== v6 ==
## cordic_stage
module cordic_stage (clk, reset, X_i, Y_i, Z_i, X_O, Y_O, Z_O);
  input clk;
  input reset;
  input  signed [15:0] X_i;
  input  signed [15:0] Y_i;
  input  signed [15:0] Z_i;
  output signed [15:0] X_O;
  output signed [15:0] Y_O;
  output signed [15:0] Z_O;
wire signed [15:0] as_O_asx_w_st1, as_O_asy_w_st1, as_O_asz_w_st1; 
wire signed [15:0] X_w_st1_st2, Y_w_st1_st2, Z_w_st1_st2;
wire signed [15:0] mux_z_st1_out;
wire dff_st1_out, xor_st1;
xor xor_gate(xor_st1, Z_i[15], Z_i[14]);
mux_2to1 mux_st1(.in0(Z_i), .in1({{2{Z_i[14]}}, {Z_i[13:0]}}), .sel(xor_st1), .out(mux_z_st1_out));
dff dff_st1(.in(xor_st1), .out(dff_st1_out), .clk(clk), .reset(reset));
add_sub asx_st1(.as_in1(X_i), .as_in2(Y_i), .as_control(~(mux_z_st1_out[15])), .as_out(as_O_asx_w_st1));
reg16b  reg16bxout_st1(.reg_in(as_O_asx_w_st1), .reg_out(X_w_st1_st2), .clk(clk), .reset(reset));
add_sub asy_st1(.as_in1(Y_i), .as_in2(X_i), .as_control(mux_z_st1_out[15]), .as_out(as_O_asy_w_st1));
reg16b  reg16byout_st1(.reg_in(as_O_asy_w_st1), .reg_out(Y_w_st1_st2), .clk(clk), .reset(reset));
add_sub asz_st1(.as_in1(mux_z_st1_out), .as_in2(16'h2000), .as_control(~(mux_z_st1_out[15])), .as_out(as_O_asz_w_st1));
reg16b  reg16bzout_st1(.reg_in(as_O_asz_w_st1), .reg_out(Z_w_st1_st2), .clk(clk), .reset(reset));
wire signed [15:0] as_O_asx_w_st2, as_O_asy_w_st2, as_O_asz_w_st2, X_w_st2_st3, Y_w_st2_st3, Z_w_st2_st3;
wire dff_st2_out;
dff dff_st2(.in(dff_st1_out), .out(dff_st2_out), .clk(clk), .reset(reset));
add_sub asx_st2(.as_in1(X_w_st1_st2), .as_in2(Y_w_st1_st2 >>> 1), .as_control(~(Z_w_st1_st2[15])), .as_out(as_O_asx_w_st2));
reg16b  reg16bxout_st2(.reg_in(as_O_asx_w_st2), .reg_out(X_w_st2_st3), .clk(clk), .reset(reset));
add_sub asy_st2(.as_in1(Y_w_st1_st2), .as_in2(X_w_st1_st2 >>> 1), .as_control(Z_w_st1_st2[15]), .as_out(as_O_asy_w_st2));
  ...
Size in the first run: ~8900 cells after synthesis, roughly 780 flip-flops.
export LEC_CHECK = 0
export ABC_AREA = 1
export CAP_MARGIN = 25
export CELL_PAD_IN_SITES_GLOBAL_PLACEMENT = 2
export CORE_ASPECT_RATIO = 0.66
export CORE_MARGIN = 2
export CORE_UTILIZATION = 66
export CTS_CLUSTER_SIZE = 45
export GPL_TIMING_DRIVEN = 0
export MIN_ROUTING_LAYER = met2
export SLEW_MARGIN = 20
create_clock -name core_clock -period 4.68 [get_ports {clk}]
run.sh (not shown) runs the stock make flow with config.mk's settings and CLKGATE_MAP_FILE=.
Flow for v6 halted at global placement without I/O, error code GPL-0301.
> inputs changed (v6 -> v7)
# v6
export LEC_CHECK = 0
export ABC_AREA = 1
export CAP_MARGIN = 25
export CELL_PAD_IN_SITES_GLOBAL_PLACEMENT = 2
export CORE_ASPECT_RATIO = 0.66
export CORE_MARGIN = 2
export CORE_UTILIZATION = 66
export CTS_CLUSTER_SIZE = 45
export GPL_TIMING_DRIVEN = 0
export MIN_ROUTING_LAYER = met2
export SLEW_MARGIN = 20
create_clock -name core_clock -period 4.68 [get_ports {clk}]
# v7
export LEC_CHECK = 0
export CAP_MARGIN = 20
export CORE_MARGIN = 2
export CORE_UTILIZATION = 67
export CTS_CLUSTER_DIAMETER = 362
export SLEW_MARGIN = 20
create_clock -name core_clock -period 3.25 [get_ports {clk}]
--- outcome ---
v7 closes out successfully: all stages finished, all timing, DRC and antenna checks passed. Against v6 as the reference, v7 delivers a higher multiplexer fraction of the synthesized cell area. Chip width, v7 and v6, higher one = v6. v7 against v6: cell count after synthesis decreased by about 22% relative to the old numbers, post-synthesis simple-gate area fraction decreased by 4.4 points relative to the old numbers. v6 → v7: total cells reported by yosys after synthesis now sits lower, summed instance area of the synthesized netlist now sits lower, synthesized-area fraction occupied by ao, oa, aoi and oai cells now sits lower, area enclosed by the die boundary now sits lower.

========
nickel:
Starting RTL as in the previous note.
Settings: LEC_CHECK=0, ABC_AREA=0, CAP_MARGIN=20, CELL_PAD_IN_SITES_GLOBAL_PLACEMENT=2, CORE_MARGIN=2, CORE_UTILIZATION=47, GPL_ROUTABILITY_DRIVEN=0, GPL_TIMING_DRIVEN=1, MAX_ROUTING_LAYER=met4, MIN_ROUTING_LAYER=met1, SETUP_SLACK_MARGIN=0.04, SLEW_MARGIN=20; clock period 4.81 ns.
Changes in indigo relative to nickel:
- CORE_UTILIZATION now 66, was 47
- SETUP_SLACK_MARGIN no longer set, was 0.04
- MIN_ROUTING_LAYER now met2, was met1
- GPL_TIMING_DRIVEN no longer set, was 1
- MAX_ROUTING_LAYER no longer set, was met4
- ABC_AREA no longer set, was 0
- GPL_ROUTABILITY_DRIVEN no longer set, was 0
- CELL_PAD_IN_SITES_GLOBAL_PLACEMENT no longer set, was 2
- the clock period (ns, I/O delays scaled along) now 2.39, was 4.81
--- outcome ---
Compared to nickel, indigo has starting density of the core 19 points higher.
Against nickel, horizontal extent of the die in indigo fell by more than 10%.
indigo ended with more placed instance area than nickel.
In the summary table, indigo is marked failed, with error GRT-0116 raised in 5_1_grt.
indigo ends up with a worst slack at placement that is 1.72 ns lower than in nickel.
Against nickel, die area in indigo fell by more than a quarter.
Diff nickel -> indigo: synthesized flop and latch total held, synthesized cell count neither gained nor lost much, standard-cell row count lower.
Setup changes, indigo to raven
- CORE_UTILIZATION: 66 -> 70
- SETUP_SLACK_MARGIN: unset -> 0.92
- MIN_ROUTING_LAYER: met2 -> unset
- PLACE_DENSITY: unset -> 0.35
- the clock period (ns, I/O delays scaled along): 2.39 -> 3.17
[summary]
Ran to the end and failed final checks on setup timing: raven. Between raven and indigo, the post-synthesis simple-gate area fraction does not differ in any meaningful way. On minimum setup slack after placement, the lower figure sits with indigo, not raven. Per the comparison of raven with indigo, vertical die size decreased 8.6 um; count of placed standard cells including taps dropped about 17%; count of clock tree sinks level. Comparing raven against indigo, there is no change at all in post-synthesis share of cell area spent on full adders, half adders and majority gates. Going from indigo to raven, the total placed instance area was found to have gone down by 13,000 um2. Comparing indigo against raven, there is no change at all in flip-flop and latch count after synthesis. Compared with indigo, in raven area of the core -about 5.5%, number of buffers inserted by post-CTS setup repair -42%, total die size -5.6%.
